--- flow/run.sh ---
#!/bin/bash
# the make line also repeats each setting of config.mk as NAME=value (left out here)
make -C /OpenROAD-flow-scripts/flow DESIGN_CONFIG=/design/flow/config.mk WORK_HOME=/design/flow/orfs CLKGATE_MAP_FILE= finish
--- flow/config.mk ---
export PLATFORM = sky130hd
export DESIGN_NAME = conv1_layer
export DESIGN_NICKNAME = conv1_layer
export VERILOG_FILES = /design/flow/design.v
export SDC_FILE = /design/flow/constraint.sdc
export NUM_CORES = 4
export LEC_CHECK = 0
export ABC_AREA = 0
export CAP_MARGIN = 20
export CELL_PAD_IN_SITES_GLOBAL_PLACEMENT = 3
export CORE_ASPECT_RATIO = 1.81
export CORE_MARGIN = 7
export CORE_UTILIZATION = 60
export CTS_CLUSTER_DIAMETER = 128
export GPL_ROUTABILITY_DRIVEN = 0
export HOLD_SLACK_MARGIN = 0.28
export PLACE_DENSITY_LB_ADDON = 0.06
export SETUP_SLACK_MARGIN = -0.3
export SLEW_MARGIN = 20
--- flow/constraint.sdc ---
create_clock -name core_clock -period 3.78 [get_ports {clk}]
set_input_delay 0.7560 -clock core_clock [delete_from_list [all_inputs] [get_ports {clk}]]
set_output_delay 0.7560 -clock core_clock [all_outputs]
set_load 0.01 [all_outputs]
--- flow/design.v ---
module conv1_buf #(
    parameter WIDTH     = 28,
    parameter HEIGHT    = 28,
    parameter DATA_BITS = 8
)(
    input                        clk,
    input                        rst_n,
    input                        valid_in,
    input  signed [DATA_BITS-1:0] data_in,
    output wire signed [DATA_BITS-1:0] data_out_0,  data_out_1,  data_out_2,  data_out_3,  data_out_4,
    output wire signed [DATA_BITS-1:0] data_out_5,  data_out_6,  data_out_7,  data_out_8,  data_out_9,
    output wire signed [DATA_BITS-1:0] data_out_10, data_out_11, data_out_12, data_out_13, data_out_14,
    output wire signed [DATA_BITS-1:0] data_out_15, data_out_16, data_out_17, data_out_18, data_out_19,
    output wire signed [DATA_BITS-1:0] data_out_20, data_out_21, data_out_22, data_out_23, data_out_24,
    output reg                   valid_out_buf
);
    reg [DATA_BITS-1:0] line1_regs [0:WIDTH-1];
    reg [DATA_BITS-1:0] line2_regs [0:WIDTH-1];
    reg [DATA_BITS-1:0] line3_regs [0:WIDTH-1];
    reg [DATA_BITS-1:0] line4_regs [0:WIDTH-1];
    reg [DATA_BITS-1:0] s0[0:4], s1[0:4], s2[0:4], s3[0:4], s4[0:4];
    reg [$clog2(WIDTH)-1:0]  col_cnt;
    reg [$clog2(HEIGHT)-1:0] row_cnt;
    integer i;
    always @(posedge clk) begin
        if (!rst_n) begin
            col_cnt <= 0;
            row_cnt <= 0;
            valid_out_buf <= 0; 
            for (i = 0; i < 5; i = i + 1) begin
                s0[i] <= 0; s1[i] <= 0; s2[i] <= 0; s3[i] <= 0; s4[i] <= 0;
            end
        end else if (valid_in) begin
            line4_regs[col_cnt] <= line3_regs[col_cnt];
            line3_regs[col_cnt] <= line2_regs[col_cnt];
            line2_regs[col_cnt] <= line1_regs[col_cnt];
            line1_regs[col_cnt] <= data_in;
            s4[0] <= line4_regs[col_cnt]; s4[1] <= s4[0]; s4[2] <= s4[1]; s4[3] <= s4[2]; s4[4] <= s4[3];
            s3[0] <= line3_regs[col_cnt]; s3[1] <= s3[0]; s3[2] <= s3[1]; s3[3] <= s3[2]; s3[4] <= s3[3];
            s2[0] <= line2_regs[col_cnt]; s2[1] <= s2[0]; s2[2] <= s2[1]; s2[3] <= s2[2]; s2[4] <= s2[3];
            s1[0] <= line1_regs[col_cnt]; s1[1] <= s1[0]; s1[2] <= s1[1]; s1[3] <= s1[2]; s1[4] <= s1[3];
            s0[0] <= data_in;             s0[1] <= s0[0]; s0[2] <= s0[1]; s0[3] <= s0[2]; s0[4] <= s0[3];
            if (col_cnt == WIDTH - 1) begin
                col_cnt <= 0;
                if (row_cnt == HEIGHT - 1) row_cnt <= 0;
                else row_cnt <= row_cnt + 1;
            end else begin
                col_cnt <= col_cnt + 1;
            end
            valid_out_buf <= (row_cnt >= 4) && (col_cnt >= 4 && col_cnt <= 27);
        end else begin
            valid_out_buf <= 1'b0;
        end
    end
    assign {data_out_0,  data_out_1,  data_out_2,  data_out_3,  data_out_4}  = {s4[4],s4[3],s4[2],s4[1],s4[0]};
    assign {data_out_5,  data_out_6,  data_out_7,  data_out_8,  data_out_9}  = {s3[4],s3[3],s3[2],s3[1],s3[0]};
    assign {data_out_10, data_out_11, data_out_12, data_out_13, data_out_14} = {s2[4],s2[3],s2[2],s2[1],s2[0]};
    assign {data_out_15, data_out_16, data_out_17, data_out_18, data_out_19} = {s1[4],s1[3],s1[2],s1[1],s1[0]};
    assign {data_out_20, data_out_21, data_out_22, data_out_23, data_out_24} = {s0[4],s0[3],s0[2],s0[1],s0[0]};
endmodule
module conv1_calc (
    input                       clk,
    input                       rst_n,
    input                       valid_out_buf,
    input    signed   [7:0]           data_out_0, data_out_1, data_out_2, data_out_3, data_out_4,
                                data_out_5, data_out_6, data_out_7, data_out_8, data_out_9,
                                data_out_10, data_out_11, data_out_12, data_out_13, data_out_14,
                                data_out_15, data_out_16, data_out_17, data_out_18, data_out_19,
                                data_out_20, data_out_21, data_out_22, data_out_23, data_out_24,
    output reg  signed [11:0]          conv_out_1, conv_out_2, conv_out_3,
    output reg                  valid_out_calc
);
    localparam P_STAGES = 7;  
       wire signed [7:0] b1 = 8'sh88;
       wire signed [7:0] b2 = 8'sh00;
       wire signed [7:0] b3 = 8'sh00;
    function signed [7:0] get_w1(input [4:0] addr);
        case(addr)
            5'd00: get_w1 = 8'sh00; 5'd01: get_w1 = 8'shcd; 5'd02: get_w1 = 8'shf9; 5'd03: get_w1 = 8'shef; 5'd04: get_w1 = 8'sh07; 
            5'd05: get_w1 = 8'sh43; 5'd06: get_w1 = 8'shef; 5'd07: get_w1 = 8'shdd; 5'd08: get_w1 = 8'shee; 5'd09: get_w1 = 8'sh13; 
            5'd10: get_w1 = 8'sh31; 5'd11: get_w1 = 8'sh38; 5'd12: get_w1 = 8'sh34; 5'd13: get_w1 = 8'sh19; 5'd14: get_w1 = 8'shfe; 
            5'd15: get_w1 = 8'sh11; 5'd16: get_w1 = 8'sh0c; 5'd17: get_w1 = 8'shfe; 5'd18: get_w1 = 8'shc8; 5'd19: get_w1 = 8'shb3; 
            5'd20: get_w1 = 8'shf0; 5'd21: get_w1 = 8'she1; 5'd22: get_w1 = 8'sh10; 5'd23: get_w1 = 8'sh3c; 5'd24: get_w1 = 8'sh7f; 
            default: get_w1 = 8'sh00;
        endcase
    endfunction
    function signed [7:0] get_w2(input [4:0] addr);
        case(addr)
            5'd00: get_w2 = 8'sh1e; 5'd01: get_w2 = 8'sh26; 5'd02: get_w2 = 8'sh24; 5'd03: get_w2 = 8'sh2e; 5'd04: get_w2 = 8'she6; 
            5'd05: get_w2 = 8'sh1b; 5'd06: get_w2 = 8'she2; 5'd07: get_w2 = 8'sh01; 5'd08: get_w2 = 8'sh21; 5'd09: get_w2 = 8'sh01; 
            5'd10: get_w2 = 8'sh2b; 5'd11: get_w2 = 8'shff; 5'd12: get_w2 = 8'sh15; 5'd13: get_w2 = 8'sh04; 5'd14: get_w2 = 8'sh0d; 
            5'd15: get_w2 = 8'sh0f; 5'd16: get_w2 = 8'she5; 5'd17: get_w2 = 8'she9; 5'd18: get_w2 = 8'shde; 5'd19: get_w2 = 8'sh2d; 
            5'd20: get_w2 = 8'shef; 5'd21: get_w2 = 8'shf2; 5'd22: get_w2 = 8'sh00; 5'd23: get_w2 = 8'sh13; 5'd24: get_w2 = 8'sh19; 
            default: get_w2 = 8'sh00;
        endcase
    endfunction
    function signed [7:0] get_w3(input [4:0] addr);
        case(addr)
            5'd00: get_w3 = 8'sh1f; 5'd01: get_w3 = 8'sh2f; 5'd02: get_w3 = 8'sh1e; 5'd03: get_w3 = 8'sh19; 5'd04: get_w3 = 8'sh17; 
            5'd05: get_w3 = 8'sh08; 5'd06: get_w3 = 8'sh03; 5'd07: get_w3 = 8'shfa; 5'd08: get_w3 = 8'sh0e; 5'd09: get_w3 = 8'sh28; 
            5'd10: get_w3 = 8'shbb; 5'd11: get_w3 = 8'sh35; 5'd12: get_w3 = 8'sh3f; 5'd13: get_w3 = 8'sh36; 5'd14: get_w3 = 8'sh05; 
            5'd15: get_w3 = 8'shc6; 5'd16: get_w3 = 8'shd5; 5'd17: get_w3 = 8'sh04; 5'd18: get_w3 = 8'shfb; 5'd19: get_w3 = 8'shea; 
            5'd20: get_w3 = 8'sh85; 5'd21: get_w3 = 8'sh80; 5'd22: get_w3 = 8'sh80; 5'd23: get_w3 = 8'sh80; 5'd24: get_w3 = 8'sh80; 
            default: get_w3 = 8'sh00;
        endcase
    endfunction
    reg [7:0] p_s0 [0:24]; 
    reg signed [15:0] product1_s1[0:24], product2_s1[0:24], product3_s1[0:24];
    reg signed [17:0] sum1_s2[0:12], sum2_s2[0:12], sum3_s2[0:12];
    reg signed [17:0] sum1_s3[0:6],  sum2_s3[0:6],  sum3_s3[0:6];
    reg signed [17:0] sum1_s4[0:3],  sum2_s4[0:3],  sum3_s4[0:3];
    reg signed [17:0] sum1_s5[0:1],  sum2_s5[0:1],  sum3_s5[0:1];
    reg signed [18:0] sum1_s6, sum2_s6, sum3_s6;
    reg [P_STAGES-1:0] valid_pipe;
    integer i;  
    always @(posedge clk) begin
        if (!rst_n) begin
            valid_pipe <= 0;
            valid_out_calc <= 0;
            conv_out_1 <= 0;
            conv_out_2 <= 0;
            conv_out_3 <= 0;
            for (i=0; i<25; i=i+1) begin p_s0[i] <= 0; product1_s1[i] <= 0; product2_s1[i] <= 0; product3_s1[i] <= 0; end
            for (i=0; i<13; i=i+1) begin sum1_s2[i] <= 0; sum2_s2[i] <= 0; sum3_s2[i] <= 0; end
            for (i=0; i<7; i=i+1)  begin sum1_s3[i] <= 0; sum2_s3[i] <= 0; sum3_s3[i] <= 0; end
            for (i=0; i<4; i=i+1)  begin sum1_s4[i] <= 0; sum2_s4[i] <= 0; sum3_s4[i] <= 0; end
            for (i=0; i<2; i=i+1)  begin sum1_s5[i] <= 0; sum2_s5[i] <= 0; sum3_s5[i] <= 0; end
            sum1_s6 <= 0; sum2_s6 <= 0; sum3_s6 <= 0;
        end else begin
            valid_pipe <= {valid_pipe[P_STAGES-2:0], valid_out_buf};
            valid_out_calc <= valid_pipe[P_STAGES-1];
            if (valid_out_buf) begin
                p_s0[0] <= data_out_0; p_s0[1] <= data_out_1; p_s0[2] <= data_out_2; p_s0[3] <= data_out_3; p_s0[4] <= data_out_4;
                p_s0[5] <= data_out_5; p_s0[6] <= data_out_6; p_s0[7] <= data_out_7; p_s0[8] <= data_out_8; p_s0[9] <= data_out_9;
                p_s0[10] <= data_out_10; p_s0[11] <= data_out_11; p_s0[12] <= data_out_12; p_s0[13] <= data_out_13; p_s0[14] <= data_out_14;
                p_s0[15] <= data_out_15; p_s0[16] <= data_out_16; p_s0[17] <= data_out_17; p_s0[18] <= data_out_18; p_s0[19] <= data_out_19;
                p_s0[20] <= data_out_20; p_s0[21] <= data_out_21; p_s0[22] <= data_out_22; p_s0[23] <= data_out_23; p_s0[24] <= data_out_24;
            end
            for (i = 0; i < 25; i = i + 1) begin
                product1_s1[i] <= $signed(p_s0[i]) * get_w1(i);
                product2_s1[i] <= $signed(p_s0[i]) * get_w2(i);
                product3_s1[i] <= $signed(p_s0[i]) * get_w3(i);
            end
            for (i = 0; i < 12; i = i + 1) begin
                sum1_s2[i] <= product1_s1[2*i] + product1_s1[2*i+1];
                sum2_s2[i] <= product2_s1[2*i] + product2_s1[2*i+1];
                sum3_s2[i] <= product3_s1[2*i] + product3_s1[2*i+1];
            end
            sum1_s2[12] <= product1_s1[24]; sum2_s2[12] <= product2_s1[24]; sum3_s2[12] <= product3_s1[24];
            for (i = 0; i < 6; i = i + 1) begin
                sum1_s3[i] <= sum1_s2[2*i] + sum1_s2[2*i+1];
                sum2_s3[i] <= sum2_s2[2*i] + sum2_s2[2*i+1];
                sum3_s3[i] <= sum3_s2[2*i] + sum3_s2[2*i+1];
            end
            sum1_s3[6] <= sum1_s2[12]; sum2_s3[6] <= sum2_s2[12]; sum3_s3[6] <= sum3_s2[12];
            sum1_s4[0] <= sum1_s3[0] + sum1_s3[1]; sum1_s4[1] <= sum1_s3[2] + sum1_s3[3]; sum1_s4[2] <= sum1_s3[4] + sum1_s3[5]; sum1_s4[3] <= sum1_s3[6];
            sum2_s4[0] <= sum2_s3[0] + sum2_s3[1]; sum2_s4[1] <= sum2_s3[2] + sum2_s3[3]; sum2_s4[2] <= sum2_s3[4] + sum2_s3[5]; sum2_s4[3] <= sum2_s3[6];
            sum3_s4[0] <= sum3_s3[0] + sum3_s3[1]; sum3_s4[1] <= sum3_s3[2] + sum3_s3[3]; sum3_s4[2] <= sum3_s3[4] + sum3_s3[5]; sum3_s4[3] <= sum3_s3[6];
            sum1_s5[0] <= sum1_s4[0] + sum1_s4[1]; sum1_s5[1] <= sum1_s4[2] + sum1_s4[3];
            sum2_s5[0] <= sum2_s4[0] + sum2_s4[1]; sum2_s5[1] <= sum2_s4[2] + sum2_s4[3];
            sum3_s5[0] <= sum3_s4[0] + sum3_s4[1]; sum3_s5[1] <= sum3_s4[2] + sum3_s4[3];
            sum1_s6 <= sum1_s5[0] + sum1_s5[1];
            sum2_s6 <= sum2_s5[0] + sum2_s5[1];
            sum3_s6 <= sum3_s5[0] + sum3_s5[1];
            if (valid_pipe[P_STAGES-1]) begin
                conv_out_1 <= ($signed(sum1_s6) >>> 7) + b1;
                conv_out_2 <= ($signed(sum2_s6) >>> 7) + b2;
                conv_out_3 <= ($signed(sum3_s6) >>> 7) + b3;
            end 
        end
    end
endmodule
 module conv1_layer (
   input clk,
   input rst_n,
   input valid_in,
   input signed [7:0] data_in,
   output signed [11:0] conv_out_1, conv_out_2, conv_out_3,
   output valid_out_conv
 );
 wire signed [7:0] data_out_0, data_out_1, data_out_2, data_out_3, data_out_4,
  data_out_5, data_out_6, data_out_7, data_out_8, data_out_9,
  data_out_10, data_out_11, data_out_12, data_out_13, data_out_14,
  data_out_15, data_out_16, data_out_17, data_out_18, data_out_19,
  data_out_20, data_out_21, data_out_22, data_out_23, data_out_24;
 wire valid_out_buf;
 conv1_buf #(.WIDTH(28), .HEIGHT(28), .DATA_BITS(8)) conv1_buf(
   .clk(clk),
   .rst_n(rst_n),
   .valid_in(valid_in),
   .data_in(data_in),
   .data_out_0(data_out_0),
   .data_out_1(data_out_1),
   .data_out_2(data_out_2),
   .data_out_3(data_out_3),
   .data_out_4(data_out_4),
   .data_out_5(data_out_5),
   .data_out_6(data_out_6),
   .data_out_7(data_out_7),
   .data_out_8(data_out_8),
   .data_out_9(data_out_9),
   .data_out_10(data_out_10),
   .data_out_11(data_out_11),
   .data_out_12(data_out_12),
   .data_out_13(data_out_13),
   .data_out_14(data_out_14),
   .data_out_15(data_out_15),
   .data_out_16(data_out_16),
   .data_out_17(data_out_17),
   .data_out_18(data_out_18),
   .data_out_19(data_out_19),
   .data_out_20(data_out_20),
   .data_out_21(data_out_21),
   .data_out_22(data_out_22),
   .data_out_23(data_out_23),
   .data_out_24(data_out_24),
   .valid_out_buf(valid_out_buf)
 );
 conv1_calc conv1_calc(
   .clk(clk),
   .rst_n(rst_n),
   .valid_out_buf(valid_out_buf),
   .data_out_0(data_out_0),
   .data_out_1(data_out_1),
   .data_out_2(data_out_2),
   .data_out_3(data_out_3),
   .data_out_4(data_out_4),
   .data_out_5(data_out_5),
   .data_out_6(data_out_6),
   .data_out_7(data_out_7),
   .data_out_8(data_out_8),
   .data_out_9(data_out_9),
   .data_out_10(data_out_10),
   .data_out_11(data_out_11),
   .data_out_12(data_out_12),
   .data_out_13(data_out_13),
   .data_out_14(data_out_14),
   .data_out_15(data_out_15),
   .data_out_16(data_out_16),
   .data_out_17(data_out_17),
   .data_out_18(data_out_18),
   .data_out_19(data_out_19),
   .data_out_20(data_out_20),
   .data_out_21(data_out_21),
   .data_out_22(data_out_22),
   .data_out_23(data_out_23),
   .data_out_24(data_out_24),
   .conv_out_1(conv_out_1),
   .conv_out_2(conv_out_2),
   .conv_out_3(conv_out_3),
   .valid_out_calc(valid_out_conv)
 );
 endmodule
==> ci_impl_report.md, run 1 <==
### Metrics collected by this job

| Metric | Value |
|---|---|
| Netlist Area Pre-Place | `192000 µm²` |
| Top cells by count, synth | `dfxtp_1 (2640), ha_1 (2361), nor2_1 (2263), inv_1 (1578), edfxtp_1 (896)` |
| Mapped Cells | `18217` |
| Count leader, synth | `dfxtp_1` |
| Core box area | `318000 µm²` |
| Seq share, synth | `0.416` |
| Adder Area Share | `0.216` |
| AO/OA Area Share | `0.101` |
| Yosys simple share | `0.118` |
| Net Count, Synth | `21182` |
| Xor/xnor share | `0.0547` |
| Dominant comb cell | `adder cells` |
| Total die size | `around 340000 µm²` |
| Status | `did not finish` |
| Rows | `279` |
| Area share of the largest cell type after synthesis | `0.275` |
| Die Y | `775 µm` |
| Mapped Avg Cell Area | `10.5 µm²` |
| Ys async rst share | `0` |
| Die width | `434 µm` |
| Synth Flop Type | `dfxtp_1` |
| Yosys chip area | `192000 µm²` |
| Last stage reached | `global placement without I/O` |
| Yosys reg bits | `roughly 3500` |
| Mux share | `0.0543` |
| Initial Util | `0.603` |
| Top area cell types | `dfxtp_1 (28%), ha_1 (15%), edfxtp_1 (14%)` |
| Synth area leader | `dfxtp_1` |
| # Cells Yosys | `18217` |
| Unique cell types | `89` |
| Number of enable flip-flop cells | `896` |
| Halt Reason | `[ERROR FLW-0024] Place density exceeds 1.0 (current PLACE_DENSITY_LB_ADDON =  0.06). Please check if the value of  PLACE_DENSITY_LB_ADDON is between 0 and 0.99.` |
| Warnings from Yosys | `23` |
==> inputs of run 2 (changes only) <==
ABC_AREA = 1   (was 0)
CAP_MARGIN = 40   (was 20)
CELL_PAD_IN_SITES_GLOBAL_PLACEMENT = unset   (was 3)
CORE_ASPECT_RATIO = unset   (was 1.81)
CORE_MARGIN = 2   (was 7)
CORE_UTILIZATION = 70   (was 60)
CTS_CLUSTER_DIAMETER = unset   (was 128)
CTS_CLUSTER_SIZE = 72   (was unset)
GPL_ROUTABILITY_DRIVEN = unset   (was 0)
HOLD_SLACK_MARGIN = 0.3   (was 0.28)
PLACE_DENSITY_LB_ADDON = unset   (was 0.06)
SETUP_SLACK_MARGIN = -0.29   (was -0.3)
clock period = 2.91 ns   (was 3.78 ns; I/O delays follow)
==> ci_impl_report.md, run 2 <==
## PnR job results

| Metric | Value |
|---|---|
| Status | `failed layout checks` |
| Layout Check Fails | `setup timing` |
| # Cells Yosys | `roughly 26000` |
| Mapped Avg Cell Area | `7.91 µm²` |
| Filler cells | `between 15000 and 20000` |
| CTS Buf Count | `363` |
| Lkg Pwr | `120 nW` |
| P&R area growth vs syn | `16.4%` |
| CP max stage cell | `fa_1` |
| Worst setup EP type | `flip-flop` |
| Comb group | `3.96 mW` |
| Critical Path, Cell by Cell | `buf_6, ha_4, inv_2, fa_2, fa_2, fa_1, inv_2, ha_4, nand3_2, nand2_2, nand4_1, o211ai_1, nand2_1, o21a_1` |
| Total track usage | `0.428` |
| Gate power share | `0.038` |
| CP Launch Type | `flip-flop` |
| Final setup fails | `321` |
| Top area cell types | `dfxtp_1 (25%), ha_1 (14%), edfxtp_1 (13%)` |
| Mapped Cells | `26333` |
| Final Wtd Congestion | `~1.0` |
| Crit path max fanout | `3` |
| Reg-to-Reg Start | `conv1_calc.p_s0[1][4]` |
| Fmax | `approximately 0.26 GHz` |
| Max incr delay on CP | `around 0.54 ns` |
| Worst Setup EP | `conv1_calc.product1_s1[1][14]` |
| PD cells | `434 nW/µm²` |
| Fin Setup TNS | `-80.07 ns` |
| Iter 0 DRT Violations | `25296` |
| Dominant comb cell | `adder cells` |
| Met1 WL | `254000 µm` |
| IO Count | `48` |
| CTS root buf | `clkbuf_16` |
| Clock Latency Late Sink | `between 0.9 and 1 ns` |
| Max Used Layer | `met5` |
| Routed wire length | `690000 µm` |
| Total die size | `302000 µm²` |
| Worst Hold Path EP | `conv1_calc.sum2_s2[12][6]` |
| Die width | `roughly 550 µm` |
| Seq share, synth | `0.383` |
| CTS tree | `yes` |
| Clock Skew | `0.110 ns` |
| Sw frac | `0.237` |
| VDD IR-drop max | `760 µV` |
| Switching power | `25.0 mW` |
| Adder Area Share | `0.199` |
| Total number of vias | `just under 200k` |
| Largest Pwr Group | `registers` |
| Reg-to-reg slack, setup | `-0.90 ns` |
| Worst-margin pin slew | `0.937 ns` |
| Routed wl met3 | `roughly 78000 µm` |
| First-pass GRT wire length | `around 1000000 µm` |
| CTS H-tree depth | `5` |
| Vias in the first global route | `between 150k and 200k` |
| Critical path startpoint | `conv1_calc.p_s0[1][4]` |
| Required @ worst endpoint | `approximately 3.7 ns` |
| Hold Slack | `slightly above 0.4 ns` |
| Max cap viols | `0` |
| Max_slew headroom | `0.369` |
| Warnings from Yosys | `23` |
| Routed len/inst | `21.6 µm` |
| Drt drc | `0` |
| Hold Path Class | `flip-flop to flip-flop` |
| CP top delay family | `adder cells` |
| Mux share | `0.000144` |
| Final Critical Period | `3.81 ns` |
| Clk slew on worst S/H paths | `0.07 ns` |
| # port buffers | `between 40 and 50` |
| Yosys reg bits | `3536` |
| Net Count, Synth | `29298` |
| P_clk | `around 50 mW` |
| Vias/cell | `between 6 and 7` |
| Xor/xnor share | `0.00930` |
| Global route overflow | `0` |
| Pin count of the biggest net entering global routing | `165` |
| Tcrit/Tclk final | `1.31` |
| FF-to-FF path depth | `14` |
| Top cells by count, synth | `nand2_1 (5195), inv_1 (3801), nor2_1 (2846), dfxtp_1 (2640), a21oi_1 (2511)` |
| WP buf/inv | `3` |
| Clock Sink Count | `3536` |
| Setup CP Type | `flip-flop to flip-flop` |
| First drt pass iteration count | `12` |
| Netlist Area Pre-Place | `208000 µm²` |
| Fin. max-slew vios | `0` |
| Final #Nets | `just over 30000` |
| WHS Path Cells | `2` |
| Final Hold Viols | `0` |
| Core box area | `297000 µm²` |
| Final setup margin | `-0.903 ns` |
| Rows | `200` |
| Die Y | `549 µm` |
| Ys async rst share | `0` |
| Seq. pwr | `51.1 mW` |
| Clock power frac | `0.477` |
| DR WL met2 | `305000 µm` |
| Area share of the largest cell type after synthesis | `0.254` |
| Flop pwr share | `0.486` |
| Count leader, synth | `nand2_1` |
| OpenROAD warnings | `232` |
| Detail Route Antenna Nets | `0` |
| Yosys simple share | `0.195` |
| AO/OA Area Share | `0.132` |
| Worst Hold Launch | `conv1_calc.product2_s1[24][6]` |
| Yosys chip area | `~210000 µm²` |
| Post-DP HPWL | `475000 µm` |
| Initial Util | `0.702` |
| Int Power | `80.3 mW` |
| Crit path DAT | `4.63 ns` |
| Total power | `105 mW` |
| Number of stages on the worst setup path | `14` |
| Synth Flop Type | `dfxtp_1` |
| Unrepaired setup endpoints after global routing | `true` |
| CTS Buffer Depth | `4` |
| Unique cell types | `51` |
| Number of enable flip-flop cells | `around 900` |
| Synth area leader | `dfxtp_1` |
| Initial antenna violation count | `51` |
| R2r endpoint | `conv1_calc.product1_s1[1][14]` |
-- run 2: per-layer routing --
layer / vias to the layer above / global-route usage
met2: 12465 / 0.682
met1: 89160 / 0.539
li1: 88984 / -
met3: 3416 / 0.0859
met4: 32 / 0.258
met5: - / 0
-- run 2: timing repair --
item,CTS,global route
hold buffers,2,0
setup endpoints to repair,146,234
endpoints found under the hold margin,101,0
resized,444,753
pin swaps,262,399
setup buffers,58,79
-- run 2: per-stage QoR --
stage                     instance area [µm²]  instances  setup WS, ns   util
after floorplan                        210000      26333        -0.639      -
after global placement                 224000      31102        -0.731  0.755
after detailed placement               224000      31104        -0.746  0.755
after CTS                              239000      31811        -0.749  0.805
after global routing                   242000      31861         -1.00  0.817
final                                  242000      31874        -0.903  0.817
-- run 2: cell type report --
type / count / area [µm²] / share of cell area
clock inverters: 217 / 2810 / 0.0116
multi-input cells: 18391 / 118000 / 0.485
well taps: 3939 / 4930 / 0.0203
inverters: 3819 / 14500 / 0.0597
repair buffers: 1495 / 12600 / 0.0519
flip-flops and latches: 3536 / 80000 / 0.330
diodes: 15 / 37.5 / 0.000155
clock buffers: 462 / 9990 / 0.0412
==> inputs of run 3 (changes only) <==
CAP_MARGIN = 20   (was 40)
SETUP_SLACK_MARGIN = unset   (was -0.29)
clock period = 3.55 ns   (was 2.91 ns; I/O delays follow)
==> ci_impl_report.md, run 3 <==
## PnR job results

| Metric | Value |
|---|---|
| Status | `failed layout checks` |
| Layout Check Fails | `setup timing` |
| Fin. max-slew vios | `0` |
| CP max stage cell | `fa_1` |
| Worst-margin pin slew | `1.12 ns` |
| Crit path max fanout | `5` |
| FF-to-FF path depth | `16` |
| Final Wtd Congestion | `1.00` |
| IO Count | `48` |
| Max cap viols | `0` |
| Yosys simple share | `0.195` |
| Required @ worst endpoint | `4.37 ns` |
| Routed len/inst | `19.8 µm` |
| Worst Hold Launch | `conv1_calc.sum1_s2[12][5]` |
| Hold Path Class | `flip-flop to flip-flop` |
| Final Critical Period | `between 3 and 4 ns` |
| Worst Hold Path EP | `conv1_calc.sum1_s3[6][5]` |
| Clock Latency Late Sink | `0.99 ns` |
| P_clk | `39.6 mW` |
| Die Y | `549 µm` |
| CTS tree | `yes` |
| Net Count, Synth | `29298` |
| Critical Path, Cell by Cell | `fa_1, inv_1, fa_1, inv_1, fa_1, inv_1, fa_1, inv_2, ha_4, nand2_4, o21ai_4, nor2_4, o21ai_2, nand2_1, nand2_1, nor2_1` |
| Flop pwr share | `0.497` |
| Top cells by count, synth | `nand2_1 (5195), inv_1 (3801), nor2_1 (2846), dfxtp_1 (2640), a21oi_1 (2511)` |
| Post-DP HPWL | `roughly 450000 µm` |
| Top area cell types | `dfxtp_1 (25%), ha_1 (14%), edfxtp_1 (13%)` |
| Total track usage | `0.396` |
| Core box area | `297000 µm²` |
| Comb group | `2.89 mW` |
| Max_slew headroom | `0.254` |
| Yosys reg bits | `3536` |
| Initial antenna violation count | `approximately 44` |
| P&R area growth vs syn | `11.1%` |
| Placed instance count | `30315` |
| VDD IR-drop max | `around 630 µV` |
| Switching power | `19.5 mW` |
| Synth area leader | `dfxtp_1` |
| Yosys chip area | `208000 µm²` |
| Unrepaired setup endpoints after global routing | `true` |
| CTS H-tree depth | `5` |
| Netlist Area Pre-Place | `208000 µm²` |
| Unique cell types | `51` |
| Number of stages on the worst setup path | `16` |
| Die width | `approximately 550 µm` |
| Clk slew on worst S/H paths | `about 0.060 ns` |
| Total number of vias | `between 150k and 200k` |
| WHS Path Cells | `2` |
| Ys async rst share | `0` |
| Final setup fails | `8` |
| Int Power | `around 65 mW` |
| Dominant comb cell | `adder cells` |
| Reg-to-Reg Start | `conv1_calc.p_s0[24][5]` |
| Final #Nets | `29749` |
| Xor/xnor share | `0.00930` |
| CP Launch Type | `flip-flop` |
| Seq. pwr | `about 42 mW` |
| Rows | `200` |
| Gate power share | `0.034` |
| Vias in the first global route | `172979` |
| Largest Pwr Group | `registers` |
| First-pass GRT wire length | `944000 µm` |
| WP buf/inv | `4` |
| Warnings from Yosys | `23` |
| Reg-to-reg slack, setup | `-0.08 ns` |
| CTS Buffer Depth | `4` |
| Area share of the largest cell type after synthesis | `0.254` |
| Adder Area Share | `0.199` |
| Critical path startpoint | `conv1_calc.p_s0[24][5]` |
| Sw frac | `0.231` |
| # port buffers | `between 40 and 50` |
| Tcrit/Tclk final | `1.02` |
| Count leader, synth | `nand2_1` |
| Mapped Cells | `26333` |
| Final setup margin | `-0.0775 ns` |
| Worst Setup EP | `conv1_calc.product1_s1[24][10]` |
| Detail Route Antenna Nets | `0` |
| Worst path most repeated cell | `fa_1` |
| Iter 0 DRT Violations | `22117` |
| Clock power frac | `0.469` |
| Setup CP Type | `flip-flop to flip-flop` |
| Worst setup EP type | `flip-flop` |
| Routed wire length | `616000 µm` |
| Crit path DAT | `~4.5 ns` |
| Global route overflow | `0` |
| Number of enable flip-flop cells | `896` |
| Hold Slack | `~0.38 ns` |
| Fin Setup TNS | `-0.240 ns` |
| Initial Util | `0.702` |
| Seq share, synth | `0.383` |
| Total die size | `302000 µm²` |
| Lkg Pwr | `115 nW` |
| Finished Layout Cells | `31032` |
| Clock Skew | `0.0918 ns` |
| CP top delay family | `adder cells` |
| Max incr delay on CP | `between 0.4 and 0.5 ns` |
| Vias/cell | `~5.9` |
| # Cells Yosys | `26333` |
| Drt drc | `0` |
| Clock Sink Count | `about 3500` |
| PD cells | `about 360 nW/µm²` |
| CTS root buf | `clkbuf_16` |
| Final Hold Viols | `0` |
| Pin count of the biggest net entering global routing | `168` |
| Mux share | `0.000144` |
| First drt pass iteration count | `10` |
| R2r endpoint | `conv1_calc.product1_s1[24][10]` |
| Mapped Avg Cell Area | `between 7 and 8 µm²` |
| Filler cells | `roughly 21000` |
| AO/OA Area Share | `0.132` |
| CTS Buf Count | `between 300 and 400` |
| Util after Layout | `0.780` |
| Fmax | `around 0.28 GHz` |
| Synth Flop Type | `dfxtp_1` |
| OpenROAD warnings | `258` |
==> run 3: metrics by stage <==
stage                     area, µm²  power (mW)  worst slack, ns
final                        231000        84.4          -0.0775
after global routing         231000        86.3           -0.238
after CTS                    229000        84.4           -0.131
after detailed placement     216000        45.6           -0.217
after global placement       216000        45.5           -0.206
after floorplan              209000        44.5         -0.00122
==> run 3: final cells by class <==
class / count / area [µm²] / area share
inverter: 3819 / 14400 / 0.0623
clock inverter: 175 / 2310 / 0.0100
clock buffer: 482 / 10100 / 0.0437
timing repair buffer: 675 / 5910 / 0.0255
multi-input combinational: 18391 / 114000 / 0.492
antenna: 15 / 37.5 / 0.000162
sequential: 3536 / 79900 / 0.345
tap: 3939 / 4930 / 0.0213
==> run 3: timing repair <==
item                       CTS  global route
setup endpoints to repair   47           120
buffers inserted             8            34
gates resized               94           397
hold endpoints to repair    17             0
pin swaps                   42           191
hold buffers                 2             0
==> run 3: metal layers <==
layer  GRT usage  vias up  wire (µm)
li1            -    87201          -
met1       0.519    84372     243000
met2       0.628     9191     273000
met3      0.0631     2024      59900
met4       0.220       16      39800
met5           0        -        105
==> inputs of run 4 (changes only) <==
ABC_AREA = unset   (was 1)
CORE_UTILIZATION = 72   (was 70)
CTS_CLUSTER_DIAMETER = 168   (was unset)
CTS_CLUSTER_SIZE = 95   (was 72)
HOLD_SLACK_MARGIN = unset   (was 0.3)
PLACE_DENSITY = 0.41   (was unset)
clock period = 2.71 ns   (was 3.55 ns; I/O delays follow)
==> ci_impl_report.md, run 4 <==
### Metrics collected by this job

| Metric | Value |
|---|---|
| Status | `did not finish` |
| Last stage reached | `detailed placement` |
| Halt Reason | `[ERROR DPL-0033] detailed placement checks failed during check placement.` |
| Count leader, synth | `dfxtp_1` |
| Mapped Cells | `18217` |
| Number of enable flip-flop cells | `896` |
| AO/OA Area Share | `0.101` |
| Synth Flop Type | `dfxtp_1` |
| Final Wtd Congestion | `between 0.9 and 1` |
| Synth area leader | `dfxtp_1` |
| Yosys chip area | `approximately 190000 µm²` |
| Unique cell types | `89` |
| Yosys simple share | `0.118` |
| Die width | `about 520 µm` |
| Top area cell types | `dfxtp_1 (28%), ha_1 (15%), edfxtp_1 (14%)` |
| IO Count | `48` |
| Initial Util | `0.724` |
| Warnings from Yosys | `23` |
| Total die size | `roughly 270000 µm²` |
| Top cells by count, synth | `dfxtp_1 (2640), ha_1 (2361), nor2_1 (2263), inv_1 (1578), edfxtp_1 (896)` |
| Yosys reg bits | `3536` |
| Xor/xnor share | `0.0547` |
| Net Count, Synth | `21182` |
| Ys async rst share | `0` |
| Mapped Avg Cell Area | `10.5 µm²` |
| # port buffers | `47` |
| Area share of the largest cell type after synthesis | `0.275` |
| Die Y | `520 µm` |
| Adder Area Share | `0.216` |
| Seq share, synth | `0.416` |
| Netlist Area Pre-Place | `192000 µm²` |
| Core box area | `about 270000 µm²` |
| Mux share | `0.0543` |
| Rows | `about 190` |
| Dominant comb cell | `adder cells` |
| # Cells Yosys | `18217` |
==> run 4: metrics by stage <==
step / area [µm²] / worst slack, ns / TNS (ns)
floorplan: 196000 / -1.48 / -161.96
global placement: 214000 / -1.26 / -170.88
==> inputs of run 5 (changes only) <==
ABC_AREA = 1   (was unset)
CAP_MARGIN = 5   (was 20)
CELL_PAD_IN_SITES_GLOBAL_PLACEMENT = 2   (was unset)
CORE_ASPECT_RATIO = 1.64   (was unset)
CORE_MARGIN = 6   (was 2)
CORE_UTILIZATION = 59   (was 72)
CTS_CLUSTER_DIAMETER = 385   (was 168)
CTS_CLUSTER_SIZE = 81   (was 95)
MAX_ROUTING_LAYER = met5   (was unset)
MIN_ROUTING_LAYER = met1   (was unset)
PLACE_DENSITY = 0.81   (was 0.41)
SLEW_MARGIN = 35   (was 20)
clock period = 4.97 ns   (was 2.71 ns; I/O delays follow)
==> ci_impl_report.md, run 5 <==
### Metrics collected by this job

| Metric | Value |
|---|---|
| Dominant comb cell | `adder cells` |
| Halt Reason | `[ERROR GPL-0301] Utilization 110.324 % exceeds 100%.` |
| Synth Flop Type | `dfxtp_1` |
| Core box area | `roughly 350000 µm²` |
| Top cells by count, synth | `nand2_1 (5195), inv_1 (3801), nor2_1 (2846), dfxtp_1 (2640), a21oi_1 (2511)` |
| Total die size | `roughly 370000 µm²` |
| Netlist Area Pre-Place | `208000 µm²` |
| Mapped Cells | `26333` |
| Adder Area Share | `0.199` |
| Last stage reached | `global placement without I/O` |
| Mux share | `0.000144` |
| Mapped Avg Cell Area | `about 8 µm²` |
| Synth area leader | `dfxtp_1` |
| Unique cell types | `51` |
| Net Count, Synth | `between 20000 and 30000` |
| AO/OA Area Share | `0.132` |
| Warnings from Yosys | `23` |
| Yosys reg bits | `3536` |
| Rows | `278` |
| Count leader, synth | `nand2_1` |
| Die width | `476 µm` |
| Area share of the largest cell type after synthesis | `0.254` |
| Die Y | `773 µm` |
| Yosys simple share | `0.195` |
| Xor/xnor share | `0.00930` |
| Yosys chip area | `208000 µm²` |
| Status | `did not finish` |
| Initial Util | `0.594` |
| # Cells Yosys | `about 26000` |
| Seq share, synth | `0.383` |
| Number of enable flip-flop cells | `896` |
| Ys async rst share | `0` |
| Top area cell types | `dfxtp_1 (25%), ha_1 (14%), edfxtp_1 (13%)` |
==> inputs of run 6 (changes only) <==
ABC_AREA = unset   (was 1)
CAP_MARGIN = 40   (was 5)
CELL_PAD_IN_SITES_GLOBAL_PLACEMENT = unset   (was 2)
CORE_ASPECT_RATIO = unset   (was 1.64)
CORE_MARGIN = 2   (was 6)
CORE_UTILIZATION = 72   (was 59)
CTS_CLUSTER_DIAMETER = 37   (was 385)
CTS_CLUSTER_SIZE = 31   (was 81)
HOLD_SLACK_MARGIN = 0.06   (was unset)
MAX_ROUTING_LAYER = unset   (was met5)
PLACE_DENSITY = unset   (was 0.81)
PLACE_DENSITY_LB_ADDON = 0.2   (was unset)
SETUP_SLACK_MARGIN = 1.15   (was unset)
SLEW_MARGIN = 25   (was 35)
clock period = 4.5 ns   (was 4.97 ns; I/O delays follow)
==> ci_impl_report.md, run 6 <==
## PnR job results

| Metric | Value |
|---|---|
| Unique cell types | `89` |
| Count leader, synth | `dfxtp_1` |
| WP buf/inv | `3` |
| Vias in the first global route | `~140k` |
| Top cells by count, synth | `dfxtp_1 (2640), ha_1 (2361), nor2_1 (2263), inv_1 (1578), edfxtp_1 (896)` |
| Top area cell types | `dfxtp_1 (28%), ha_1 (15%), edfxtp_1 (14%)` |
| Placed instance count | `about 21000` |
| Yosys reg bits | `~3500` |
| Switching power | `18.1 mW` |
| Initial antenna violation count | `around 43` |
| Synth area leader | `dfxtp_1` |
| Max_slew headroom | `0.291` |
| IO Count | `roughly 48` |
| Mapped Cells | `around 18000` |
| Clock power frac | `0.528` |
| Clock Skew | `about 0.12 ns` |
| Sw frac | `0.246` |
| First-pass GRT wire length | `roughly 800000 µm` |
| Critical Path, Cell by Cell | `buf_6, fa_1, inv_1, fa_1, inv_1, fa_1, ha_4, nor2b_4, o21a_1, o41ai_4, xor2_1, nor2_1` |
| P&R area growth vs syn | `17.2%` |
| Total number of vias | `144600` |
| Routed len/inst | `24.8 µm` |
| Final setup fails | `0` |
| Fin Setup TNS | `0 ns` |
| Worst-margin pin slew | `1.06 ns` |
| Tcrit/Tclk final | `0.965` |
| # port buffers | `47` |
| Ys async rst share | `0` |
| Initial Util | `0.724` |
| Core box area | `265000 µm²` |
| CTS Buffer Depth | `4` |
| CTS Buf Count | `466` |
| Final Wtd Congestion | `about 0.94` |
| Status | `complete, no violations` |
| Crit path DAT | `5.14 ns` |
| Lkg Pwr | `99.9 nW` |
| AO/OA Area Share | `0.101` |
| PD cells | `327 nW/µm²` |
| Area share of the largest cell type after synthesis | `0.275` |
| Int Power | `55.4 mW` |
| Clock Latency Late Sink | `1.05 ns` |
| Largest Pwr Group | `the clock network` |
| Max cap viols | `0` |
| Mux share | `0.0543` |
| Final Hold Viols | `0` |
| FF-to-FF path depth | `12` |
| Net Count, Synth | `roughly 21000` |
| Iter 0 DRT Violations | `15389` |
| CTS root buf | `clkbuf_16` |
| Worst Setup EP | `conv1_calc.product3_s1[0][10]` |
| Worst slack, placed | `0.255 ns` |
| WHS Path Cells | `3` |
| Worst Hold Launch | `valid_in` |
| Die width | `~520 µm` |
| Vias/cell | `6.32` |
| VDD IR-drop max | `528 µV` |
| Dominant comb cell | `adder cells` |
| Setup CP Type | `flip-flop to flip-flop` |
| Total track usage | `0.381` |
| CTS H-tree depth | `5` |
| # Cells Yosys | `18217` |
| Crit path max fanout | `3` |
| CP top delay family | `adder cells` |
| P_clk | `about 39 mW` |
| Mapped Avg Cell Area | `10.5 µm²` |
| Seq share, synth | `0.416` |
| Global route overflow | `0` |
| Required @ worst endpoint | `5.30 ns` |
| Final #Nets | `21903` |
| Rows | `189` |
| Synth Flop Type | `dfxtp_1` |
| Netlist Area Pre-Place | `between 150000 and 200000 µm²` |
| CP Launch Type | `flip-flop` |
| Fmax | `between 0.2 and 0.25 GHz` |
| Worst setup EP type | `flip-flop` |
| Unrepaired setup endpoints after global routing | `true` |
| Clock Sink Count | `approximately 3500` |
| CTS tree | `yes` |
| Comb group | `1.80 mW` |
| OpenROAD warnings | `236` |
| Number of enable flip-flop cells | `896` |
| Detail Route Antenna Nets | `0` |
| Max incr delay on CP | `0.77 ns` |
| Final Critical Period | `4.34 ns` |
| Yosys chip area | `192000 µm²` |
| Final setup margin | `0.158 ns` |
| CP max stage cell | `fa_1` |
| Warnings from Yosys | `23` |
| Die Y | `520 µm` |
| Flop pwr share | `0.448` |
| Post-DP HPWL | `347000 µm` |
| Hold Slack | `0.330 ns` |
| Total die size | `271000 µm²` |
| Xor/xnor share | `0.0547` |
| Routed wire length | `568000 µm` |
| # hold bufs at CTS | `0` |
| First drt pass iteration count | `8` |
| Number of stages on the worst setup path | `12` |
| Reg-to-reg slack, setup | `0.16 ns` |
| Gate power share | `0.024` |
| Worst path most repeated cell | `fa_1` |
| Adder Area Share | `0.216` |
| Clk slew on worst S/H paths | `0.07 ns` |
| Fin. max-slew vios | `0` |
| Worst Hold Path EP | `conv1_buf.s3[0][1]` |
| Finished Layout Cells | `around 23000` |
| Yosys simple share | `0.118` |
| Seq. pwr | `32.9 mW` |
| R2r endpoint | `conv1_calc.product3_s1[0][10]` |
| Drt drc | `0` |
| Reg-to-Reg Start | `conv1_calc.p_s0[0][4]` |
| Critical path startpoint | `conv1_calc.p_s0[0][4]` |
| Pin count of the biggest net entering global routing | `183` |
| Hold Path Class | `input port to flip-flop` |
==> run 6: final cells by class <==
class	count	area, µm²
Clock buffer	507	12100
Sequential cell	3536	80300
Antenna cell	13	32.5
Inverter	1580	6160
Tap cell	3533	4420
Timing Repair Buffer	728	6730
Clock inverter	374	4380
Fill cell	13206	40300
Multi-Input combinational cell	12626	111000
==> run 6: per-stage QoR <==
step                power, mW  area, µm²   util
finish                   73.5     225000  0.848
global route             74.8     225000  0.848
CTS                      73.1     220000  0.830
detailed placement       35.2     199000  0.749
global placement         35.1     198000  0.748
floorplan                34.6     193000      -
==> run 6: metal layers <==
layer | global-route usage | vias up | wire length (µm)
met5 | 0 | - | 185
met4 | 0.183 | 28 | 38600
met3 | 0.0605 | 2518 | 52600
met2 | 0.612 | 8161 | 259000
met1 | 0.505 | 69415 | 218000
li1 | - | 64478 | -
==> run 6: repair_timing <==
| item | 4_1_cts | 5_1_grt |
|---|---|---|
| resized | 579 | 637 |
| endpoints found under the setup margin | 284 | 231 |
| cloned | 0 | 0 |
| pin swaps | 325 | 456 |
| setup buffers | 302 | 191 |
==> inputs of run 7 (changes only) <==
CAP_MARGIN = 20   (was 40)
CELL_PAD_IN_SITES_DETAIL_PLACEMENT = 1   (was unset)
CORE_UTILIZATION = 40   (was 72)
CTS_CLUSTER_DIAMETER = unset   (was 37)
CTS_CLUSTER_SIZE = unset   (was 31)
GPL_ROUTABILITY_DRIVEN = 0   (was unset)
HOLD_SLACK_MARGIN = 0.16   (was 0.06)
MAX_ROUTING_LAYER = met4   (was unset)
MIN_ROUTING_LAYER = unset   (was met1)
PLACE_DENSITY_LB_ADDON = 0.28   (was 0.2)
SETUP_SLACK_MARGIN = unset   (was 1.15)
SLEW_MARGIN = 20   (was 25)
clock period = 5.0 ns   (was 4.5 ns; I/O delays follow)
==> ci_impl_report.md, run 7 <==
## PnR job results

| Metric | Value |
|---|---|
| Comb group | `1.44 mW` |
| Core box area | `478000 µm²` |
| Clk slew on worst S/H paths | `0.06 ns` |
| Routed len/inst | `roughly 22 µm` |
| WP buf/inv | `4` |
| Status | `complete, no violations` |
| Post-DP Area | `approximately 200000 µm²` |
| Worst Hold Path EP | `conv1_calc.sum1_s4[3][12]` |
| Switching power | `13.8 mW` |
| VDD IR-drop max | `approximately 310 µV` |
| Crit path DAT | `5.53 ns` |
| Hold Path Class | `flip-flop to flip-flop` |
| Final instance area | `214000 µm²` |
| Detail Route Antenna Nets | `0` |
| Flop pwr share | `0.482` |
| AO/OA Area Share | `0.101` |
| IO Count | `48` |
| Initial antenna violation count | `42` |
| Number of stages on the worst setup path | `16` |
| Clock Latency Late Sink | `~1.1 ns` |
| Unique cell types | `89` |
| Final setup fails | `0` |
| Top area cell types | `dfxtp_1 (28%), ha_1 (15%), edfxtp_1 (14%)` |
| Worst setup EP type | `flip-flop` |
| R2r endpoint | `conv1_calc.product1_s1[3][14]` |
| Worst slack, placed | `0.211 ns` |
| P&R area growth vs syn | `11.7%` |
| Ys async rst share | `0` |
| Lkg Pwr | `95.9 nW` |
| CTS H-tree depth | `5` |
| Total die size | `a little under 500000 µm²` |
| Gate power share | `0.023` |
| Seq share, synth | `0.416` |
| Worst Hold Launch | `conv1_calc.sum1_s3[6][12]` |
| Unrepaired setup endpoints after global routing | `false` |
| Total power | `61.6 mW` |
| Critical path startpoint | `conv1_calc.p_s0[3][4]` |
| Clock Skew | `0.105 ns` |
| Synth Flop Type | `dfxtp_1` |
| Netlist Area Pre-Place | `between 150000 and 200000 µm²` |
| Yosys reg bits | `3536` |
| Crit path max fanout | `8` |
| Sw frac | `0.224` |
| Top cells by count, synth | `dfxtp_1 (2640), ha_1 (2361), nor2_1 (2263), inv_1 (1578), edfxtp_1 (896)` |
| Worst path most repeated cell | `inv_1` |
| Post-DP HPWL | `about 420000 µm` |
| Net Count, Synth | `21182` |
| Die Y | `697 µm` |
| Vias in the first global route | `141070` |
| CTS Buf Count | `387` |
| CTS Buffer Depth | `4` |
| # port buffers | `47` |
| Clock power frac | `0.495` |
| Yosys simple share | `0.118` |
| P_clk | `30.5 mW` |
| Drt drc | `0` |
| Max_slew headroom | `0.199` |
| Mux share | `0.0543` |
| Final setup margin | `0.356 ns` |
| First drt pass iteration count | `6` |
| Die width | `697 µm` |
| Reg-to-reg slack, setup | `0.36 ns` |
| Tcrit/Tclk final | `0.929` |
| Count leader, synth | `dfxtp_1` |
| Reg-to-Reg Start | `conv1_calc.p_s0[3][4]` |
| Hold Slack | `0.414 ns` |
| Fin. max-slew vios | `0` |
| Total track usage | `0.233` |
| WHS Path Cells | `1` |
| Global route overflow | `0` |
| Vias/cell | `5.28` |
| Mapped Avg Cell Area | `between 10 and 15 µm²` |
| PD cells | `288 nW/µm²` |
| Setup CP Type | `flip-flop to flip-flop` |
| Fmax | `0.215 GHz` |
| Pin count of the biggest net entering global routing | `161` |
| Iter 0 DRT Violations | `7778` |
| Seq. pwr | `just under 30 mW` |
| Xor/xnor share | `0.0547` |
| Int Power | `47.8 mW` |
| Routed wire length | `between 500000 and 600000 µm` |
| Final Hold Viols | `0` |
| Total number of vias | `approximately 130k` |
| Fin Setup TNS | `0 ns` |
| First-pass GRT wire length | `851000 µm` |
| Mapped Cells | `around 18000` |
| # hold bufs at CTS | `0` |
| Initial Util | `0.401` |
| Largest Pwr Group | `the clock network` |
| Rows | `about 250` |
| Max incr delay on CP | `0.58 ns` |
| CTS tree | `yes` |
| CP Launch Type | `flip-flop` |
| CP top delay family | `adder cells` |
| FF-to-FF path depth | `16` |
| Dominant comb cell | `adder cells` |
| CTS root buf | `clkbuf_16` |
| Max cap viols | `0` |
| Synth area leader | `dfxtp_1` |
| Number of enable flip-flop cells | `896` |
| Adder Area Share | `0.216` |
| OpenROAD warnings | `around 230` |
| Yosys chip area | `192000 µm²` |
| Required @ worst endpoint | `between 5 and 6 ns` |
| Area share of the largest cell type after synthesis | `0.275` |
| Clock Sink Count | `around 3500` |
| # Cells Yosys | `18217` |
| Worst-margin pin slew | `between 1 and 1.5 ns` |
| Worst Setup EP | `conv1_calc.product1_s1[3][14]` |
| Final Critical Period | `4.64 ns` |
| Warnings from Yosys | `23` |
| Critical Path, Cell by Cell | `inv_1, fa_1, inv_1, fa_1, inv_1, fa_1, inv_1, ha_1, ha_1, a21oi_1, o21ai_0, a2111oi_0, nor3_1, a31oi_1, xnor2_1, and2_1` |
| Final #Nets | `21319` |
| CP max stage cell | `fa_1` |
==> run 7: cell type report <==
class                      count  area, µm²
clock inverter               200       2800
inverter                    1580       5940
sequential                  3536      79800
multi-input combinational  12626     105000
fill                       52330     264000
antenna                       40        100
clock buffer                 516      10800
timing repair buffer         223       2250
tap                         6400       8010
==> run 7: what timing repair did <==
action,CTS,global route
gates resized,0,9
endpoints found under the hold margin,0,0
endpoints found under the setup margin,0,3
setup buffers,0,3
==> run 7: through the flow <==
stage,util,instances
2_1_floorplan,-,18217
3_3_place_gp,0.419,24360
3_5_place_dp,0.419,24360
4_1_cts,0.448,25076
5_1_grt,0.448,25117
6_report,0.448,25121
==> run 7: per-layer routing <==
| layer | share of wire | track usage |
|---|---|---|
| met1 | 0.44 | 0.297 |
| met2 | 0.47 | 0.380 |
| met3 | 0.041 | 0.0253 |
| met4 | 0.045 | 0.0897 |
| met5 | 0 | - |
==> inputs of run 8 (changes only) <==
ABC_AREA = 1   (was unset)
CAP_MARGIN = 15   (was 20)
CELL_PAD_IN_SITES_DETAIL_PLACEMENT = unset   (was 1)
CORE_UTILIZATION = 72   (was 40)
CTS_CLUSTER_DIAMETER = 270   (was unset)
GPL_ROUTABILITY_DRIVEN = unset   (was 0)
HOLD_SLACK_MARGIN = 0.06   (was 0.16)
MAX_ROUTING_LAYER = unset   (was met4)
MIN_ROUTING_LAYER = met1   (was unset)
PLACE_DENSITY = 0.78   (was unset)
PLACE_DENSITY_LB_ADDON = unset   (was 0.28)
SETUP_SLACK_MARGIN = -0.19   (was unset)
SLEW_MARGIN = 25   (was 20)
TNS_END_PERCENT = 75   (was unset)
clock period = 3.44 ns   (was 5.0 ns; I/O delays follow)
==> ci_impl_report.md, run 8 <==
## PnR job results

| Metric | Value |
|---|---|
| Util after Layout | `0.803` |
| Gate power share | `0.034` |
| P_clk | `41.7 mW` |
| Mux share | `0.000144` |
| Worst Hold Launch | `rst_n` |
| Worst path most repeated cell | `fa_1` |
| Final Critical Period | `3.66 ns` |
| VDD IR-drop max | `584 µV` |
| WHS Path Cells | `3` |
| Warnings from Yosys | `23` |
| Final Hold Viols | `0` |
| PD cells | `381 nW/µm²` |
| Vias in the first global route | `174863` |
| Rows | `between 150 and 200` |
| Clock Sink Count | `roughly 3500` |
| Total power | `88.0 mW` |
| Reg-to-reg slack, setup | `-0.22 ns` |
| CTS Buffer Depth | `4` |
| CP top delay family | `adder cells` |
| CTS root buf | `clkbuf_16` |
| Yosys chip area | `208000 µm²` |
| Required @ worst endpoint | `4.22 ns` |
| Final setup margin | `-0.221 ns` |
| Final setup fails | `56` |
| Layout Check Fails | `setup timing` |
| Mapped Cells | `26333` |
| R2r endpoint | `conv1_calc.product1_s1[24][9]` |
| Total track usage | `0.411` |
| Switching power | `between 20 and 25 mW` |
| Final Wtd Congestion | `1.02` |
| Worst Setup EP | `conv1_calc.product1_s1[24][9]` |
| Vias/cell | `5.95` |
| CTS H-tree depth | `5` |
| FF-to-FF path depth | `14` |
| Top cells by count, synth | `nand2_1 (5195), inv_1 (3801), nor2_1 (2846), dfxtp_1 (2640), a21oi_1 (2511)` |
| Synth Flop Type | `dfxtp_1` |
| Routed len/inst | `19.9 µm` |
| Fin. max-slew vios | `0` |
| Crit path max fanout | `6` |
| Critical Path, Cell by Cell | `buf_4, fa_1, inv_1, fa_1, fa_1, fa_1, inv_1, ha_4, nand2_1, nor3_4, nor2_2, buf_4, o21ai_2, a21oi_1` |
| Iter 0 DRT Violations | `21824` |
| Number of enable flip-flop cells | `896` |
| Ys async rst share | `0` |
| CP max stage cell | `fa_1` |
| Final #Nets | `29808` |
| Status | `failed layout checks` |
| Clk slew on worst S/H paths | `about 0.060 ns` |
| Seq. pwr | `43.3 mW` |
| Worst setup EP type | `flip-flop` |
| Drt drc | `0` |
| # Cells Yosys | `26333` |
| Netlist Area Pre-Place | `around 210000 µm²` |
| First-pass GRT wire length | `~950000 µm` |
| Number of stages on the worst setup path | `14` |
| Worst-margin pin slew | `~1.2 ns` |
| Sw frac | `0.229` |
| Fin Setup TNS | `-4.27 ns` |
| Max incr delay on CP | `~0.55 ns` |
| Initial Util | `0.723` |
| CP Launch Type | `flip-flop` |
| OpenROAD warnings | `233` |
| Count leader, synth | `nand2_1` |
| Global route overflow | `0` |
| Tcrit/Tclk final | `1.06` |
| Core box area | `288000 µm²` |
| Post-DP HPWL | `452000 µm` |
| First drt pass iteration count | `9` |
| Unrepaired setup endpoints after global routing | `true` |
| Detail Route Antenna Nets | `0` |
| WP buf/inv | `4` |
| Hold Slack | `0.143 ns` |
| Clock Latency Late Sink | `1.00 ns` |
| Max_slew headroom | `0.229` |
| Reg-to-Reg Start | `conv1_calc.p_s0[24][2]` |
| Final instance area | `231000 µm²` |
| CTS tree | `yes` |
| Clock Skew | `0.114 ns` |
| Max cap viols | `0` |
| Net Count, Synth | `29298` |
| AO/OA Area Share | `0.132` |
| # port buffers | `47` |
| Lkg Pwr | `116 nW` |
| Placed instance count | `30256` |
| Die Y | `542 µm` |
| Int Power | `67.8 mW` |
| Flop pwr share | `0.492` |
| Hold Path Class | `input port to flip-flop` |
| Initial antenna violation count | `roughly 43` |
| Critical path startpoint | `conv1_calc.p_s0[24][2]` |
| Worst slack, placed | `-0.431 ns` |
| Clock power frac | `0.474` |
| Finished Layout Cells | `30943` |
| Die width | `between 500 and 600 µm` |
| Area share of the largest cell type after synthesis | `0.254` |
| Unique cell types | `51` |
| Yosys reg bits | `between 3000 and 4000` |
| Total number of vias | `183970` |
| Filler cells | `19342` |
| Crit path DAT | `4.44 ns` |
| Setup CP Type | `flip-flop to flip-flop` |
| Total die size | `294000 µm²` |
| Adder Area Share | `0.199` |
| Largest Pwr Group | `registers` |
| Yosys simple share | `0.195` |
| P&R area growth vs syn | `11.0%` |
| Synth area leader | `dfxtp_1` |
| Top area cell types | `dfxtp_1 (25%), ha_1 (14%), edfxtp_1 (13%)` |
| Xor/xnor share | `0.00930` |
| Seq share, synth | `0.383` |
| Post-DP Area | `217000 µm²` |
| Pin count of the biggest net entering global routing | `177` |
| Routed wire length | `617000 µm` |
| CTS Buf Count | `between 300 and 400` |
| IO Count | `48` |
| Dominant comb cell | `adder cells` |
| Comb group | `3.00 mW` |
| Mapped Avg Cell Area | `7.91 µm²` |
| Worst Hold Path EP | `conv1_calc.product3_s1[12][3]` |
| Fmax | `0.273 GHz` |
[run 8: timing repair]
| item | in CTS | in global routing |
|---|---|---|
| endpoints found under the setup margin | 28 | 94 |
| setup buffers | 7 | 11 |
| pin swaps | 26 | 89 |
| hold buffers | 1 | 0 |
| gates resized | 68 | 262 |
| hold endpoints to repair | 3 | 0 |
[run 8: layout make-up]
cell class	instances	area (µm²)	area share
Tap cell	3781	4730	0.0205
Sequential cell	3536	79900	0.346
Inverter	3819	14400	0.0623
Clock buffer	451	9750	0.0422
Antenna cell	12	30.0	0.000130
Clock inverter	217	2870	0.0124
Timing Repair Buffer	736	6430	0.0278
Multi-Input combinational cell	18391	113000	0.489
[run 8: layer usage]
layer | up-vias | share of wire | track usage
li1 | 87404 | - | -
met1 | 84645 | 0.39 | 0.542
met2 | 9783 | 0.44 | 0.641
met3 | 2104 | 0.11 | 0.0733
met4 | 34 | 0.063 | 0.227
met5 | - | 0.00038 | 0
==> inputs of run 9 (changes only) <==
ABC_AREA = unset   (was 1)
CAP_MARGIN = 20   (was 15)
CORE_UTILIZATION = 40   (was 72)
CTS_CLUSTER_DIAMETER = unset   (was 270)
HOLD_SLACK_MARGIN = unset   (was 0.06)
MIN_ROUTING_LAYER = unset   (was met1)
PLACE_DENSITY = unset   (was 0.78)
SETUP_SLACK_MARGIN = unset   (was -0.19)
SLEW_MARGIN = 20   (was 25)
TNS_END_PERCENT = unset   (was 75)
clock period = 4.61 ns   (was 3.44 ns; I/O delays follow)
==> ci_impl_report.md, run 9 <==
## PnR job results

| Metric | Value |
|---|---|
| Status | `complete, no violations` |
| Pin count of the biggest net entering global routing | `148` |
| Clock Skew | `about 0.076 ns` |
| Unique cell types | `89` |
| Netlist Area Pre-Place | `192000 µm²` |
| Largest Pwr Group | `registers` |
| FF-to-FF path depth | `16` |
| Final Hold Viols | `0` |
| Core box area | `478000 µm²` |
| PD cells | `306 nW/µm²` |
| Critical path startpoint | `conv1_calc.p_s0[20][4]` |
| Warnings from Yosys | `23` |
| P&R area growth vs syn | `11.8%` |
| Reg-to-Reg Start | `conv1_calc.p_s0[20][4]` |
| Initial Util | `0.401` |
| Iter 0 DRT Violations | `7290` |
| Final Wtd Congestion | `0.882` |
| Crit path DAT | `5.21 ns` |
| Top area cell types | `dfxtp_1 (28%), ha_1 (15%), edfxtp_1 (14%)` |
| # port buffers | `47` |
| Lkg Pwr | `96.2 nW` |
| Worst setup EP type | `flip-flop` |
| CTS H-tree depth | `5` |
| Switching power | `14.6 mW` |
| IO Count | `48` |
| Max cap viols | `0` |
| Gate power share | `0.024` |
| Synth area leader | `dfxtp_1` |
| CP Launch Type | `flip-flop` |
| Dominant comb cell | `adder cells` |
| Final setup fails | `0` |
| P_clk | `31.9 mW` |
| Top cells by count, synth | `dfxtp_1 (2640), ha_1 (2361), nor2_1 (2263), inv_1 (1578), edfxtp_1 (896)` |
| CTS tree | `yes` |
| Worst Hold Path EP | `conv1_buf.valid_out_buf` |
| AO/OA Area Share | `0.101` |
| Die Y | `697 µm` |
| CTS Buffer Depth | `4` |
| Number of stages on the worst setup path | `16` |
| Post-DP HPWL | `about 370000 µm` |
| OpenROAD warnings | `221` |
| Seq share, synth | `0.416` |
| R2r endpoint | `conv1_calc.product2_s1[20][14]` |
| Sw frac | `0.222` |
| Required @ worst endpoint | `~5.5 ns` |
| Yosys simple share | `0.118` |
| Int Power | `51.1 mW` |
| Total track usage | `0.198` |
| VDD IR-drop max | `352 µV` |
| WP buf/inv | `4` |
| Initial antenna violation count | `27` |
| Net Count, Synth | `21182` |
| Mapped Avg Cell Area | `10.5 µm²` |
| Final Critical Period | `4.34 ns` |
| Filler cells | `44966` |
| Setup CP Type | `flip-flop to flip-flop` |
| # hold bufs at CTS | `0` |
| Critical Path, Cell by Cell | `inv_1, fa_1, inv_1, fa_1, inv_1, fa_1, inv_1, ha_1, ha_1, a21oi_1, o21ai_0, a2111oi_0, nor3_1, a31oi_1, xnor2_1, nor2_1` |
| Synth Flop Type | `dfxtp_1` |
| Global route overflow | `0` |
| Number of enable flip-flop cells | `approximately 900` |
| WHS Path Cells | `3` |
| # Cells Yosys | `around 18000` |
| Fin Setup TNS | `0 ns` |
| Detail Route Antenna Nets | `0` |
| Worst path most repeated cell | `inv_1` |
| Clk slew on worst S/H paths | `0.06 ns` |
| Unrepaired setup endpoints after global routing | `false` |
| Vias/cell | `approximately 5.1` |
| Count leader, synth | `dfxtp_1` |
| Ys async rst share | `0` |
| Fin. max-slew vios | `0` |
| Adder Area Share | `0.216` |
| Flop pwr share | `0.490` |
| Clock Latency Late Sink | `just over 1 ns` |
| Clock power frac | `0.486` |
| Drt drc | `0` |
| Yosys chip area | `192000 µm²` |
| Worst Hold Launch | `valid_in` |
| Reg-to-reg slack, setup | `0.27 ns` |
| Routed len/inst | `19.4 µm` |
| Tcrit/Tclk final | `0.941` |
| Fmax | `0.230 GHz` |
| CTS Buf Count | `386` |
| Rows | `between 200 and 300` |
| Mux share | `0.0543` |
| Final #Nets | `21396` |
| Vias in the first global route | `around 130k` |
| Hold Path Class | `input port to flip-flop` |
| CTS root buf | `clkbuf_16` |
| Comb group | `1.57 mW` |
| Total number of vias | `127196` |
| Die width | `697 µm` |
| Util after Layout | `0.449` |
| First drt pass iteration count | `6` |
| Mapped Cells | `18217` |
| Total die size | `485000 µm²` |
| Crit path max fanout | `6` |
| Xor/xnor share | `0.0547` |
| CP max stage cell | `fa_1` |
| Routed wire length | `488000 µm` |
| Clock Sink Count | `3536` |
| Seq. pwr | `32.2 mW` |
| Area share of the largest cell type after synthesis | `0.275` |
| Yosys reg bits | `3536` |
| Worst Setup EP | `conv1_calc.product2_s1[20][14]` |
| Max_slew headroom | `0.262` |
| First-pass GRT wire length | `750000 µm` |
| CP top delay family | `adder cells` |
| Max incr delay on CP | `0.56 ns` |
| Worst-margin pin slew | `between 1 and 1.5 ns` |
run 9: cell type report:
class	count	area (µm²)	share of cell area
tap	6400	8010	0.0373
multi-input combinational	12626	105000	0.487
clock inverter	210	2480	0.0116
timing repair buffer	301	2970	0.0138
sequential	3536	79800	0.372
antenna	12	30.0	0.000140
clock buffer	504	10700	0.0500
inverter	1580	5940	0.0277
run 9: through the flow:
step / instances / power (mW) / hold WS, ns / worst slack (ns) / instance area (µm²)
2_1_floorplan: 18217 / 33.8 / 0.412 / 0.0382 / 192000
3_3_place_gp: 24442 / 34.5 / 0.414 / 0.184 / 201000
3_5_place_dp: 24443 / 34.5 / 0.417 / 0.181 / 201000
4_1_cts: 25157 / 66.5 / 0.289 / 0.170 / 214000
5_1_grt: 25158 / 67.8 / 0.383 / 0.0114 / 214000
6_report: 25169 / 65.7 / 0.387 / 0.271 / 214000
run 9: repair_timing:
item                                    in CTS  in global routing
endpoints found under the setup margin       0                  6
resized                                      0                 10
endpoints found under the hold margin        0                  0
setup buffers                                0                  0
run 9: per-layer routing:
layer,track usage,routed length (µm)
met5,0,46
met3,0.0223,18900
met2,0.331,226000
met1,0.273,229000
met4,0.0528,14000
Power is estimated from default activity; no workload was simulated.
